Setup of run 1:
## testSlave
module testSlave(input clk, input reset,
    input  S_AXI_RREADY,
    output S_AXI_RVALID,
    output[5:0] S_AXI_RID,
    output[31:0] S_AXI_RDATA,
    output[1:0] S_AXI_RRESP,
    output S_AXI_RLAST,
    output S_AXI_ARREADY,
    input  S_AXI_ARVALID,
    input [5:0] S_AXI_ARID,
    input [5:0] S_AXI_ARADDR,
    input [7:0] S_AXI_ARLEN,
    input [2:0] S_AXI_ARSIZE,
    input [1:0] S_AXI_ARBURST,
    output S_AXI_WREADY,
    input  S_AXI_WVALID,
    input [31:0] S_AXI_WDATA,
    input [3:0] S_AXI_WSTRB,
    input  S_AXI_WLAST,
    output S_AXI_AWREADY,
    input  S_AXI_AWVALID,
    input [5:0] S_AXI_AWID,
    input [5:0] S_AXI_AWADDR,
    input [7:0] S_AXI_AWLEN,
    input [2:0] S_AXI_AWSIZE,
    input [1:0] S_AXI_AWBURST,
    input  S_AXI_BREADY,
    output S_AXI_BVALID,
    output[5:0] S_AXI_BID,
    output[1:0] S_AXI_BRESP
);
For scale: ~2000 cells after synthesis, roughly 600 flip-flops, ~150 I/O pins, about 26000 sq um of cells after synthesis.
Settings: LEC_CHECK=0, CAP_MARGIN=15, CELL_PAD_IN_SITES_DETAIL_PLACEMENT=0, CORE_ASPECT_RATIO=1.31, CORE_MARGIN=2, CORE_UTILIZATION=72, CTS_CLUSTER_DIAMETER=64, CTS_CLUSTER_SIZE=18, MAX_ROUTING_LAYER=met4, PLACE_DENSITY=0.67, SETUP_SLACK_MARGIN=0.55, SLEW_MARGIN=35, TNS_END_PERCENT=40; clock period 2.73 ns.
run.sh (not shown) runs the stock make flow with config.mk's settings and CLKGATE_MAP_FILE=.
Having completed the whole flow, run 1 delivered a layout that passed the timing, design-rule and antenna checks.
#### Input delta (run 2 over run 1)
--- a/flow/config.mk
+++ b/flow/config.mk
@@ -15,4 +15,3 @@
 export MAX_ROUTING_LAYER = met4
-export PLACE_DENSITY = 0.67
-export SETUP_SLACK_MARGIN = 0.55
+export PLACE_DENSITY_LB_ADDON = 0.04
 export SLEW_MARGIN = 35
==> flow/constraint.sdc <==
create_clock -name core_clock -period 1.74 [get_ports {clk}]
set_input_delay 0.3480 -clock core_clock [delete_from_list [all_inputs] [get_ports {clk}]]
set_output_delay 0.3480 -clock core_clock [all_outputs]
set_load 0.01 [all_outputs]
### Flow results
Run 2 | ERROR | global routing (5_1_grt)
Re synthesized chip area reported by yosys: no difference whatsoever between run 1 and run 2.
Comparing detailed placer's ending HPWL for run 2 and run 1, the smaller number came from run 1.
Looking at run 2 and run 1, the initial cell density of the core is a wash.
Measured against run 2, the cell count after placement of run 1 comes out at 0.941 times the reference value.
In the flow results for run 2 and run 1, the post-cts repair resize count is smaller on run 1.
Delta(pre-CTS setup slack, run 2 - run 1) < 0
From run 2 to run 1, synthesized cell count did not move at all.
Final RePlAce weighted congestion | run 2 above run 1
Comparing run 2 against run 1, there is no change at all in count of clock tree sinks.
The inputs of run 3 differ from those of run 2 as listed below.
==> flow/config.mk <==
export PLATFORM = sky130hd
export DESIGN_NAME = testSlave
export DESIGN_NICKNAME = testSlave
export VERILOG_FILES = /design/flow/design.v
export SDC_FILE = /design/flow/constraint.sdc
export NUM_CORES = 4
export LEC_CHECK = 0
export CAP_MARGIN = 5
export CORE_MARGIN = 2
export CORE_UTILIZATION = 72
export CTS_CLUSTER_SIZE = 37
export SETUP_SLACK_MARGIN = 0.4
export SLEW_MARGIN = 20
==> flow/constraint.sdc <==
create_clock -name core_clock -period 2.39 [get_ports {clk}]
set_input_delay 0.4780 -clock core_clock [delete_from_list [all_inputs] [get_ports {clk}]]
set_output_delay 0.4780 -clock core_clock [all_outputs]
set_load 0.01 [all_outputs]
[summary]
The flow for run 3 finished, though final verification flagged negative setup slack.
Run 2 and run 3 ended up with roughly the same buffer levels on the longest clock path.
Diff run 3..run 2 | total of hold buffers inserted after clock tree synthesis | negligible
In terms of area enclosed by the die boundary, run 3 and run 2 differ only marginally.
| height of the die | lower: run 3 |
Run 3 vs run 2, number of instances in the placed design went down by about 4.3%.
Compared with run 2, run 3 shows total cell area at the placement stage that has gone down by a few percent.
Against run 2, run 3 reports a final estimated routing congestion in global placement that is lower.
Side by side, die width turned out higher in run 3 than in run 2.
Input changes introduced in run 4 (baseline for comparison: run 3):
--- a/flow/config.mk
+++ b/flow/config.mk
@@ -7,3 +7,3 @@
 export LEC_CHECK = 0
-export CAP_MARGIN = 5
+export CAP_MARGIN = 40
 export CORE_MARGIN = 2
@@ -11,2 +11,3 @@
 export CTS_CLUSTER_SIZE = 37
+export PLACE_DENSITY = 0.65
 export SETUP_SLACK_MARGIN = 0.4
==> flow/constraint.sdc <==
create_clock -name core_clock -period 1.67 [get_ports {clk}]
set_input_delay 0.3340 -clock core_clock [delete_from_list [all_inputs] [get_ports {clk}]]
set_output_delay 0.3340 -clock core_clock [all_outputs]
set_load 0.01 [all_outputs]
--- outcome ---
The synthesized area per cell of run 4 and that of run 3 are within noise of each other.
Run 4 failed in global routing (5_1_grt) with ODB-0269.
Re area fraction in and, or, nand and nor cells after synthesis: no difference whatsoever between run 3 and run 4.
Run 3 → run 4: number of gates resized after CTS rose by 82%; chip width stayed essentially flat; post-synthesis register bit count stayed essentially flat; HPWL after detailed placement rose by 9.0%.
Placement-stage worst setup slack for run 4 is lower than for run 3.
Edits applied to the flow inputs when going from run 4 to run 5:
--- a/flow/config.mk
+++ b/flow/config.mk
@@ -7,6 +7,7 @@
 export LEC_CHECK = 0
-export CAP_MARGIN = 40
+export CAP_MARGIN = 5
+export CORE_ASPECT_RATIO = 0.84
 export CORE_MARGIN = 2
 export CORE_UTILIZATION = 72
-export CTS_CLUSTER_SIZE = 37
+export CTS_CLUSTER_SIZE = 41
 export PLACE_DENSITY = 0.65
==> flow/constraint.sdc <==
create_clock -name core_clock -period 2.22 [get_ports {clk}]
set_input_delay 0.4440 -clock core_clock [delete_from_list [all_inputs] [get_ports {clk}]]
set_output_delay 0.4440 -clock core_clock [all_outputs]
set_load 0.01 [all_outputs]
Results
Run 5 vs run 4: final weighted congestion in routability-driven placement down. Nothing crashed in run 5 and all stages finished; the problem is that the final layout failed, the offending checks being negative setup slack. Per the comparison of run 5 with run 4, area inside the core boundary moved down, adder-cell share of the synthesized area now sits at about the same level, floorplan die area stayed essentially flat.
